==> trial 37 <==
## milestone1
module milestone1 (
		input logic clock,                    
		input logic Resetn,
		input logic Enable,
		output	logic [17:0] SRAM_address,
		output 	logic [15:0] SRAM_write_data,
		output	logic SRAM_we_n,
		input		logic [15:0] SRAM_read_data,
		output   logic M1_end
);
make LEC_CHECK=0 ABC_AREA=1 CAP_MARGIN=20 CORE_MARGIN=2 CORE_UTILIZATION=65 CTS_CLUSTER_DIAMETER=206 HOLD_SLACK_MARGIN=-0.1 MAX_ROUTING_LAYER=met4 PLACE_DENSITY_LB_ADDON=0.05 SETUP_SLACK_MARGIN=3.48 SLEW_MARGIN=20 TNS_END_PERCENT=80 finish   # period 12.0 ns
run.sh (not shown) runs the stock make flow with config.mk's settings and CLKGATE_MAP_FILE=.
==> trial 7: changes against trial 37 <==
ABC_AREA = not set   (was 1)
CORE_UTILIZATION = 70   (was 65)
CTS_CLUSTER_DIAMETER = not set   (was 206)
HOLD_SLACK_MARGIN = not set   (was -0.1)
MAX_ROUTING_LAYER = not set   (was met4)
PLACE_DENSITY_LB_ADDON = not set   (was 0.05)
SETUP_SLACK_MARGIN = -0.64   (was 3.48)
TNS_END_PERCENT = not set   (was 80)
==> flow/constraint.sdc (replaced) <==
create_clock -name core_clock -period 9.62 [get_ports {clock}]
set_input_delay 1.9240 -clock core_clock [delete_from_list [all_inputs] [get_ports {clock}]]
set_output_delay 1.9240 -clock core_clock [all_outputs]
set_load 0.01 [all_outputs]
==> trial 98: changes against trial 37 <==
CORE_UTILIZATION = 70   (was 65)
CTS_CLUSTER_DIAMETER = not set   (was 206)
HOLD_SLACK_MARGIN = not set   (was -0.1)
MAX_ROUTING_LAYER = not set   (was met4)
PLACE_DENSITY_LB_ADDON = not set   (was 0.05)
SETUP_SLACK_MARGIN = not set   (was 3.48)
TNS_END_PERCENT = not set   (was 80)
==> flow/constraint.sdc (replaced) <==
create_clock -name core_clock -period 15.1 [get_ports {clock}]
set_input_delay 3.0200 -clock core_clock [delete_from_list [all_inputs] [get_ports {clock}]]
set_output_delay 3.0200 -clock core_clock [all_outputs]
set_load 0.01 [all_outputs]
==> run notes <==
## STA
• count of endpoints failing setup in the final report: 84
• Hold Vio Cnt, Final: 0
• clock period minus worst slack: 14.65 ns
• worst path setup slack after routing: -2.65 ns

## Placed design
• Cell Count Post-Placement: 10700

## Critical path
• RR Endpoint: SRAM_write_data[10]

## Outcome
• run status: complete, but fails checks
• SO Faults: setup timing

That was trial 37.
==> run notes <==
## Outcome
• run-stopping error: [ERROR GRT-0116] Global routing finished with congestion. Check the congestion regions in the DRC Viewer.
• Stopped at: 5_1_grt
• run status: did not finish

## Placed design
• Cell Count Post-Placement: 9826

That was trial 7.
==> run notes <==
## Outcome
• run status: complete, but fails checks
• SO Faults: capacitance limit, slew limit, setup timing

## STA
• pins over their slew limit: 2
• clock period minus worst slack: 16.30 ns
• count of endpoints failing setup in the final report: 52
• worst path setup slack after routing: -1.20 ns

## Run
• number of maximum-capacitance violations: 1

## Critical path
• RR Endpoint: SRAM_write_data[4]

That was trial 98.

---

==> build 73 <==
Starting RTL as in the previous note.
clock: 22.0 ns
lec_check: 0
cap_margin: 20
cell_pad_in_sites_global_placement: 1
core_aspect_ratio: 0.56
core_margin: 2
core_utilization: 67
cts_cluster_diameter: 206
gpl_routability_driven: 1
hold_slack_margin: 0.27
slew_margin: 20
==> build 26 (differences from build 73) <==
==> flow/config.mk (replaced) <==
export PLATFORM = sky130hd
export DESIGN_NAME = milestone1
export DESIGN_NICKNAME = milestone1
export VERILOG_FILES = /design/flow/design.v
export SDC_FILE = /design/flow/constraint.sdc
export NUM_CORES = 4
export LEC_CHECK = 0
export CAP_MARGIN = 20
export CORE_MARGIN = 2
export CORE_UTILIZATION = 72
export CTS_CLUSTER_DIAMETER = 45
export CTS_CLUSTER_SIZE = 20
export SETUP_SLACK_MARGIN = 3.55
export SLEW_MARGIN = 20
==> flow/constraint.sdc (replaced) <==
create_clock -name core_clock -period 13.9 [get_ports {clock}]
set_input_delay 2.7800 -clock core_clock [delete_from_list [all_inputs] [get_ports {clock}]]
set_output_delay 2.7800 -clock core_clock [all_outputs]
set_load 0.01 [all_outputs]
==> comparison table <==
| item | build 73 | build 26 |
|---|---|---|
| Most common cell in the netlist | inv_1 | inv_1 |
| Core area | 0.09667 mm² | 0.09029 mm² |
| Number of gates given a new drive strength after cts | 0 | 439 |
| DP HPWL | 191400 µm | 194100 µm |
| Die extent in y | 238.6 µm | 306.4 µm |
| Synth async-reset ratio | 100.0% | 100.0% |
| Placed cell area | 0.06801 mm² | 0.07316 mm² |
| Top-Level Pins | 55 | 55 |
| Die span in x | 422.9 µm | 306.4 µm |
| Xor/xnor cell area share of the yosys netlist | 5.498% | 5.498% |
| Worst setup slack after placement | 4.629 ns | -1.634 ns |
| Seq/Total Area, Yosys | 18.20% | 18.20% |
| Max H-tree Level | 2 | 2 |
| Cell count in the Yosys report | 7261 | 7261 |
| Fraction of the core area occupied by cells at floorplan | 68.10% | 72.92% |
| Master cell of the clock root buffer | clkbuf_16 | clkbuf_16 |
| Cells after DPL | 8450 | 8942 |
| Num CTS Buffers | 48 | 42 |
| Mux area share | 0.8343% | 0.8343% |
| RePlAce Congestion | 1.158 | 1.114 |
| Setup Fix Bufs, Post-CTS | 0 | 91 |
| Number of cell rows | 85 | 110 |
| Count of library flops with an enable pin | 0 | 0 |
| Area enclosed by the die boundary | 0.1009 mm² | 0.09387 mm² |
| Status | finished clean | did not finish |
| Last stage reached | - | 5_1_grt |
| IO Port Bufs | 54 | 54 |

---

==> try-willow <==
Starting RTL as in the previous note.
clock: 20.0 ns
lec_check: 0
cap_margin: 40
cell_pad_in_sites_detail_placement: 0
core_aspect_ratio: 0.54
core_margin: 5
core_utilization: 62
cts_cluster_diameter: 354
gpl_routability_driven: 0
gpl_timing_driven: 1
slew_margin: 20
==> try-quartz (differences from try-willow) <==
ABC_AREA = 0   (was not set)
CAP_MARGIN = 20   (was 40)
CELL_PAD_IN_SITES_GLOBAL_PLACEMENT = 2   (was not set)
CORE_ASPECT_RATIO = not set   (was 0.54)
CORE_UTILIZATION = 40   (was 62)
CTS_CLUSTER_DIAMETER = not set   (was 354)
GPL_ROUTABILITY_DRIVEN = not set   (was 0)
HOLD_SLACK_MARGIN = 0.05   (was not set)
MAX_ROUTING_LAYER = met5   (was not set)
MIN_ROUTING_LAYER = met2   (was not set)
PLACE_DENSITY_LB_ADDON = 0.18   (was not set)
==> flow/constraint.sdc (replaced) <==
create_clock -name core_clock -period 22.9 [get_ports {clock}]
set_input_delay 4.5800 -clock core_clock [delete_from_list [all_inputs] [get_ports {clock}]]
set_output_delay 4.5800 -clock core_clock [all_outputs]
set_load 0.01 [all_outputs]
==> try-raven (differences from try-willow) <==
CAP_MARGIN = 35   (was 40)
CELL_PAD_IN_SITES_DETAIL_PLACEMENT = 2   (was 0)
CELL_PAD_IN_SITES_GLOBAL_PLACEMENT = 1   (was not set)
CORE_ASPECT_RATIO = 0.73   (was 0.54)
CORE_MARGIN = 9   (was 5)
CORE_UTILIZATION = 48   (was 62)
CTS_CLUSTER_DIAMETER = not set   (was 354)
GPL_TIMING_DRIVEN = 0   (was 1)
MIN_ROUTING_LAYER = met1   (was not set)
PLACE_DENSITY_LB_ADDON = 0.23   (was not set)
SLEW_MARGIN = 35   (was 20)
==> flow/constraint.sdc (replaced) <==
create_clock -name core_clock -period 21.9 [get_ports {clock}]
set_input_delay 4.3800 -clock core_clock [delete_from_list [all_inputs] [get_ports {clock}]]
set_output_delay 4.3800 -clock core_clock [all_outputs]
set_load 0.01 [all_outputs]
==> results_dict.tcl <==
# place-and-route summary
set metrics [dict create \
    critical_path.startpoint_type "flop" \
    post-route-util_pct 67.03 \
    postRouteAntennaNets 0 \
    worst-slew-pin-transition_ns 1.180 \
    status "complete, no violations" \
    detail_route.wirelength_mm 232.8 \
    cpMaxStageDelayCell "sky130_fd_sc_hd__xor2_1" \
    final_hold_viol_count 0 \
    wl_met2_mm 82.17 \
    totalNegativeSetupSlack_ns 0 \
    die_outline_area_mm2 0.1131 \
]
Source of the figures above: try-willow

==> results_dict.tcl <==
# flow metrics
set metrics [dict create \
    status "did not finish" \
    last-stage-reached "5_1_grt" \
    halt_reason "[ERROR GRT-0232] Routing congestion too high. Check the congestion heatmap in the GUI." \
    post_synth_mux_area_share_pct 0.8343 \
    detailed_place.area_mm2 0.06900 \
    placementRows 115 \
    top_area_share_pct 28.61 \
    syn_area_per_cell_um2 9.067 \
    edf_count 0 \
    globalRoute.busiestLayer "met2" \
    post_cts_repair_resize_count 4 \
    post_synth_xor_area_fraction_pct 5.498 \
    die_outline_area_mm2 0.1510 \
]
Source of the figures above: try-raven

==> results_dict.tcl <==
# place-and-route summary
set metrics [dict create \
    totalNegativeSetupSlack_ns 0 \
    critical_path.startpoint_type "flop" \
    cpMaxStageDelayCell "sky130_fd_sc_hd__or4_1" \
    path_delay_family "adder cells" \
    die_outline_area_mm2 0.1728 \
    wl_met2_mm 121.5 \
    detail_route.wirelength_mm 265.1 \
    wire_length_of_the_first_global_routing_pass_mm 384.4 \
    status "complete, no violations" \
    globalRouteOverflowTotal 0 \
    post-route-util_pct 43.74 \
]
Source of the figures above: try-quartz


---

==> inputs of run a <==
milestone1 again, from the RTL that the note above started with.
clock: 11.1 ns
lec_check: 0
abc_area: 1
cap_margin: 20
core_aspect_ratio: 1.71
core_margin: 2
core_utilization: 72
cts_cluster_diameter: 243
cts_cluster_size: 72
max_routing_layer: met4
place_density_lb_addon: 0.04
setup_slack_margin: 3.29
slew_margin: 20
tns_end_percent: 5
==> run b (differences from run a) <==
==> flow/config.mk (replaced) <==
export PLATFORM = sky130hd
export DESIGN_NAME = milestone1
export DESIGN_NICKNAME = milestone1
export VERILOG_FILES = /design/flow/design.v
export SDC_FILE = /design/flow/constraint.sdc
export NUM_CORES = 4
export LEC_CHECK = 0
export ABC_AREA = 1
export CAP_MARGIN = 20
export CORE_MARGIN = 2
export CORE_UTILIZATION = 70
export SLEW_MARGIN = 20
==> flow/constraint.sdc (replaced) <==
create_clock -name core_clock -period 15.4 [get_ports {clock}]
set_input_delay 3.0800 -clock core_clock [delete_from_list [all_inputs] [get_ports {clock}]]
set_output_delay 3.0800 -clock core_clock [all_outputs]
set_load 0.01 [all_outputs]
==> run c (differences from run a) <==
==> flow/config.mk (replaced) <==
export PLATFORM = sky130hd
export DESIGN_NAME = milestone1
export DESIGN_NICKNAME = milestone1
export VERILOG_FILES = /design/flow/design.v
export SDC_FILE = /design/flow/constraint.sdc
export NUM_CORES = 4
export LEC_CHECK = 0
export CAP_MARGIN = 20
export CORE_MARGIN = 2
export CORE_UTILIZATION = 40
export SLEW_MARGIN = 20
==> flow/constraint.sdc (replaced) <==
create_clock -name core_clock -period 20.0 [get_ports {clock}]
set_input_delay 4.0000 -clock core_clock [delete_from_list [all_inputs] [get_ports {clock}]]
set_output_delay 4.0000 -clock core_clock [all_outputs]
set_load 0.01 [all_outputs]
==> run d (differences from run a) <==
==> flow/config.mk (replaced) <==
export PLATFORM = sky130hd
export DESIGN_NAME = milestone1
export DESIGN_NICKNAME = milestone1
export VERILOG_FILES = /design/flow/design.v
export SDC_FILE = /design/flow/constraint.sdc
export NUM_CORES = 4
export LEC_CHECK = 0
export ABC_AREA = 1
export CAP_MARGIN = 20
export CORE_MARGIN = 2
export CORE_UTILIZATION = 61
export SETUP_SLACK_MARGIN = 0.58
export SLEW_MARGIN = 20
==> flow/constraint.sdc (replaced) <==
create_clock -name core_clock -period 9.28 [get_ports {clock}]
set_input_delay 1.8560 -clock core_clock [delete_from_list [all_inputs] [get_ports {clock}]]
set_output_delay 1.8560 -clock core_clock [all_outputs]
set_load 0.01 [all_outputs]
==> notes <==
Run c finished with timing, DRC and antenna clean. Run d completed, yet does not pass: setup timing. Run a failed in global routing, error GRT-0116. Run b passed the timing, DRC and antenna checks. The highest worst setup slack belongs to run c, the lowest to run d. Against run d, the clock skew of run c is lower by 32 ps. In run b the via count is lower than in run d, by 9.6%. The lowest sequential share of layout area belongs to run d, the highest to run c. In run c the final area is smaller than in run b, by 5.1%.
==> figures <==
| quantity | run b | run d | run c | run a |
|---|---|---|---|---|
| Run status | finished clean | finished with violations | finished clean | aborted with a tool error |
| Failing step | - | - | - | global routing |
| Reasons for failing layout checks | - | setup timing | - | - |
| Relative area of non-clock buffer cells in the final design | 0.0413 | 0.172 | 0.0197 | - |
| Startpoint type of the worst setup path | flip-flop | flip-flop | flip-flop | - |
| Biggest cell category by area in the final layout | combinational gates | combinational gates | combinational gates | - |
| Relative slew slack | 0.223 | 0.287 | 0.223 | - |
| Final Hold Violation Tally | 0 | 0 | 0 | - |
| Worst Clk Skew | 35.2 ps | 66.9 ps | 34.6 ps | - |
| Class of the most critical hold timing path | reg2reg | reg2reg | reg2reg | - |
| Buffer count from post-CTS setup fixing | 2 | 72 | 0 | 37 |
| Post-synthesis mux area share | 0.00574 | 0.00574 | 0.00834 | 0.00574 |
| Post-Syn Area | 68,700 um2 | 68,700 um2 | 65,800 um2 | 68,700 um2 |
| Number of maximum-capacitance constraint violations | 0 | 0 | 0 | - |
| Clock tree from TritonCTS | yes | yes | yes | - |

---

==> try-sierra: inputs <==
milestone1 again, from the RTL that the note above started with.
==> flow/design.v (excerpt) <==
module milestone1 (
		input logic clock,                    
		input logic Resetn,
		input logic Enable,
		output	logic [17:0] SRAM_address,
		output 	logic [15:0] SRAM_write_data,
		output	logic SRAM_we_n,
		input		logic [15:0] SRAM_read_data,
		output   logic M1_end
);
export LEC_CHECK = 0
export CAP_MARGIN = 20
export CORE_MARGIN = 2
export CORE_UTILIZATION = 62
export GPL_TIMING_DRIVEN = 0
export SLEW_MARGIN = 20
create_clock -name core_clock -period 20.0 [get_ports {clock}]
==> try-nickel (differences from try-sierra) <==
Settings changed: ABC_AREA set to 1, CORE_UTILIZATION 62 to 65, GPL_TIMING_DRIVEN 0 to unset.
==> flow/constraint.sdc (replaced) <==
create_clock -name core_clock -period 17.1 [get_ports {clock}]
set_input_delay 3.4200 -clock core_clock [delete_from_list [all_inputs] [get_ports {clock}]]
set_output_delay 3.4200 -clock core_clock [all_outputs]
set_load 0.01 [all_outputs]
==> out/metrics.cfg <==
[status]
status=finished clean

[final_layout]
sh_seq_area=0.165
syn_to_final_growth_pct=5.62
final-seq-area_sq_um=12000

[final_timing]
max_freq_ghz=0.0620
period_used_share=0.944

[job]
tool_warnings=43

[die]
initial_core_util=0.654

[global_routing]
antenna_found_initial=7
grtUsageTotal=0.426

[logic_synthesis]
ys_sh_mux=0.00574
ys_area_sq_um=68700
ys_cells=8560
simple_gate_area_frac=0.179
synthesis.area_sq_um=68700

[routing]
vias=59800

The numbers above come from try-nickel.

==> out/metrics.cfg <==
[logic_synthesis]
synthesis.area_sq_um=65800
ys_area_sq_um=65800
simple_gate_area_frac=0.124

[status]
status=finished clean

[final_layout]
syn_to_final_growth_pct=6.57
final-seq-area_sq_um=12000
sh_seq_area=0.171

[global_routing]
grtUsageTotal=0.432

[job]
tool_warnings=34

[routing]
vias=55400

[die]
initial_core_util=0.625

[final_timing]
max_freq_ghz=0.0517

The numbers above come from try-sierra.


---

==> inputs of 04-28 <==
milestone1 again, from the RTL that the note above started with.
Settings: LEC_CHECK=0, CAP_MARGIN=20, CELL_PAD_IN_SITES_DETAIL_PLACEMENT=2, CORE_ASPECT_RATIO=1.08, CORE_MARGIN=7, CORE_UTILIZATION=38, GPL_ROUTABILITY_DRIVEN=1, GPL_TIMING_DRIVEN=1, MAX_ROUTING_LAYER=met5, MIN_ROUTING_LAYER=met1, SETUP_SLACK_MARGIN=-0.1, SLEW_MARGIN=20, TNS_END_PERCENT=75; clock period 24.2 ns.
==> 11-20: changes against 04-28 <==
Settings changed: ABC_AREA from default to 1, CAP_MARGIN 20 to 15, CELL_PAD_IN_SITES_DETAIL_PLACEMENT 2 to default, CORE_ASPECT_RATIO 1.08 to default, CORE_MARGIN 7 to 2, CORE_UTILIZATION 38 to 72, CTS_CLUSTER_DIAMETER from default to 202, CTS_CLUSTER_SIZE from default to 24, GPL_ROUTABILITY_DRIVEN 1 to default, MAX_ROUTING_LAYER met5 to default, PLACE_DENSITY from default to 0.6, SETUP_SLACK_MARGIN -0.1 to 3.89, TNS_END_PERCENT 75 to default.
==> flow/constraint.sdc (replaced) <==
create_clock -name core_clock -period 15.9 [get_ports {clock}]
set_input_delay 3.1800 -clock core_clock [delete_from_list [all_inputs] [get_ports {clock}]]
set_output_delay 3.1800 -clock core_clock [all_outputs]
set_load 0.01 [all_outputs]
==> 10-01: changes against 04-28 <==
Settings changed: CELL_PAD_IN_SITES_DETAIL_PLACEMENT 2 to default, CORE_ASPECT_RATIO 1.08 to default, CORE_MARGIN 7 to 2, CORE_UTILIZATION 38 to 58, GPL_ROUTABILITY_DRIVEN 1 to default, GPL_TIMING_DRIVEN 1 to default, MAX_ROUTING_LAYER met5 to default, MIN_ROUTING_LAYER met1 to default, SETUP_SLACK_MARGIN -0.1 to 4.14, TNS_END_PERCENT 75 to default.
==> flow/constraint.sdc (replaced) <==
create_clock -name core_clock -period 14.4 [get_ports {clock}]
set_input_delay 2.8800 -clock core_clock [delete_from_list [all_inputs] [get_ports {clock}]]
set_output_delay 2.8800 -clock core_clock [all_outputs]
set_load 0.01 [all_outputs]
==> impl_table.tex <==
% Table of physical implementation metrics
\begin{tabular}{lr}
\hline
Metric & Value \\
\hline
\multicolumn{2}{l}{\textbf{Synthesis}} \\
\quad Total cell area reported by yosys after synthesis & 68700 um\^{}2 \\
\quad Synth Area per Inst & roughly 8.0 um\^{}2 \\
\quad Number of instances in the synthesized netlist & 8560 \\
\quad And-or/or-and share of the synthesized area & 0.0997 \\
\quad Register share after synthesis & 0.174 \\
\multicolumn{2}{l}{\textbf{Placement}} \\
\quad HPWL after detailed placement & 210000 um \\
\quad Routability-driven placement congestion ratio & 1.12 \\
\quad Inst Count DP & 9847 \\
\quad Pre-CTS setup slack & 0.227 ns \\
\multicolumn{2}{l}{\textbf{CTS}} \\
\quad Post-cts sizing count & 291 \\
\quad Number of setup buffers added after CTS & 98 \\
\multicolumn{2}{l}{\textbf{Die}} \\
\quad Starting density of the core & 0.725 \\
\quad Total die size & 97900 um\^{}2 \\
\quad Die outline width & between 300 and 400 um \\
\quad Core Area & 94700 um\^{}2 \\
\quad Die span in y & 313 um \\
\multicolumn{2}{l}{\textbf{Run status}} \\
\quad Stage at which the run stopped & global routing \\
\quad Status & did not finish \\
\hline
\end{tabular}
(the above is from 11-20)
==> impl_table.tex <==
% Yosys + OpenROAD metrics
\begin{tabular}{lr}
\hline
Metric & Value \\
\hline
\multicolumn{2}{l}{\textbf{Die}} \\
\quad Die span in y & 341 um \\
\quad Die outline width & 341 um \\
\quad Total die size & 116000 um\^{}2 \\
\quad Starting density of the core & 0.585 \\
\multicolumn{2}{l}{\textbf{Setup path}} \\
\quad Worst Reg-to-Reg Cells & about 61 \\
\multicolumn{2}{l}{\textbf{Synthesis}} \\
\quad Synth Area per Inst & 9.07 um\^{}2 \\
\quad Total cell area reported by yosys after synthesis & 65800 um\^{}2 \\
\quad And-or/or-and share of the synthesized area & 0.146 \\
\quad Number of instances in the synthesized netlist & 7261 \\
\quad Register share after synthesis & 0.182 \\
\multicolumn{2}{l}{\textbf{Placement}} \\
\quad Pre-CTS setup slack & -1.01 ns \\
\quad Routability-driven placement congestion ratio & 1.04 \\
\quad HPWL after detailed placement & around 190000 um \\
\multicolumn{2}{l}{\textbf{CTS}} \\
\quad Post-cts sizing count & between 300 and 400 \\
\quad Number of setup buffers added after CTS & 61 \\
\multicolumn{2}{l}{\textbf{Timing}} \\
\quad Post-route worst setup slack & -0.757 ns \\
\quad Final setup viols & 40 \\
\multicolumn{2}{l}{\textbf{Cells and area}} \\
\quad Layout area overhead & 19.5\% \\
\quad Number of signal-net inverters in the final layout & 1241 \\
\multicolumn{2}{l}{\textbf{Run status}} \\
\quad Status & failed layout checks \\
\quad Failing Checks & negative setup slack \\
\hline
\end{tabular}
(the above is from 10-01)
==> impl_table.tex <==
% Yosys + OpenROAD metrics
\begin{tabular}{lr}
\hline
Metric & Value \\
\hline
\multicolumn{2}{l}{\textbf{Run status}} \\
\quad Status & finished clean \\
\multicolumn{2}{l}{\textbf{Placement}} \\
\quad HPWL after detailed placement & 258000 um \\
\quad Pre-CTS setup slack & around 5.4 ns \\
\quad Routability-driven placement congestion ratio & 0.996 \\
\quad Inst Count DP & 9357 \\
\multicolumn{2}{l}{\textbf{Synthesis}} \\
\quad Synth Area per Inst & 9.07 um\^{}2 \\
\quad Register share after synthesis & 0.182 \\
\quad Post-synth tally of flip-flops with integrated enable & 0 \\
\quad And-or/or-and share of the synthesized area & 0.146 \\
\quad Total cell area reported by yosys after synthesis & 65800 um\^{}2 \\
\multicolumn{2}{l}{\textbf{Die}} \\
\quad Starting density of the core & 0.383 \\
\quad Die outline width & 415 um \\
\quad Total die size & $\sim$190000 um\^{}2 \\
\multicolumn{2}{l}{\textbf{Cells and area}} \\
\quad Utilization after layout & 0.414 \\
\multicolumn{2}{l}{\textbf{CTS}} \\
\quad CTS Hold Bufs & 0 \\
\quad Number of setup buffers added after CTS & 0 \\
\quad Post-cts sizing count & 0 \\
\multicolumn{2}{l}{\textbf{Timing}} \\
\quad Share of the clock period used by the worst path after layout & 0.862 \\
\hline
\end{tabular}
(the above is from 04-28)
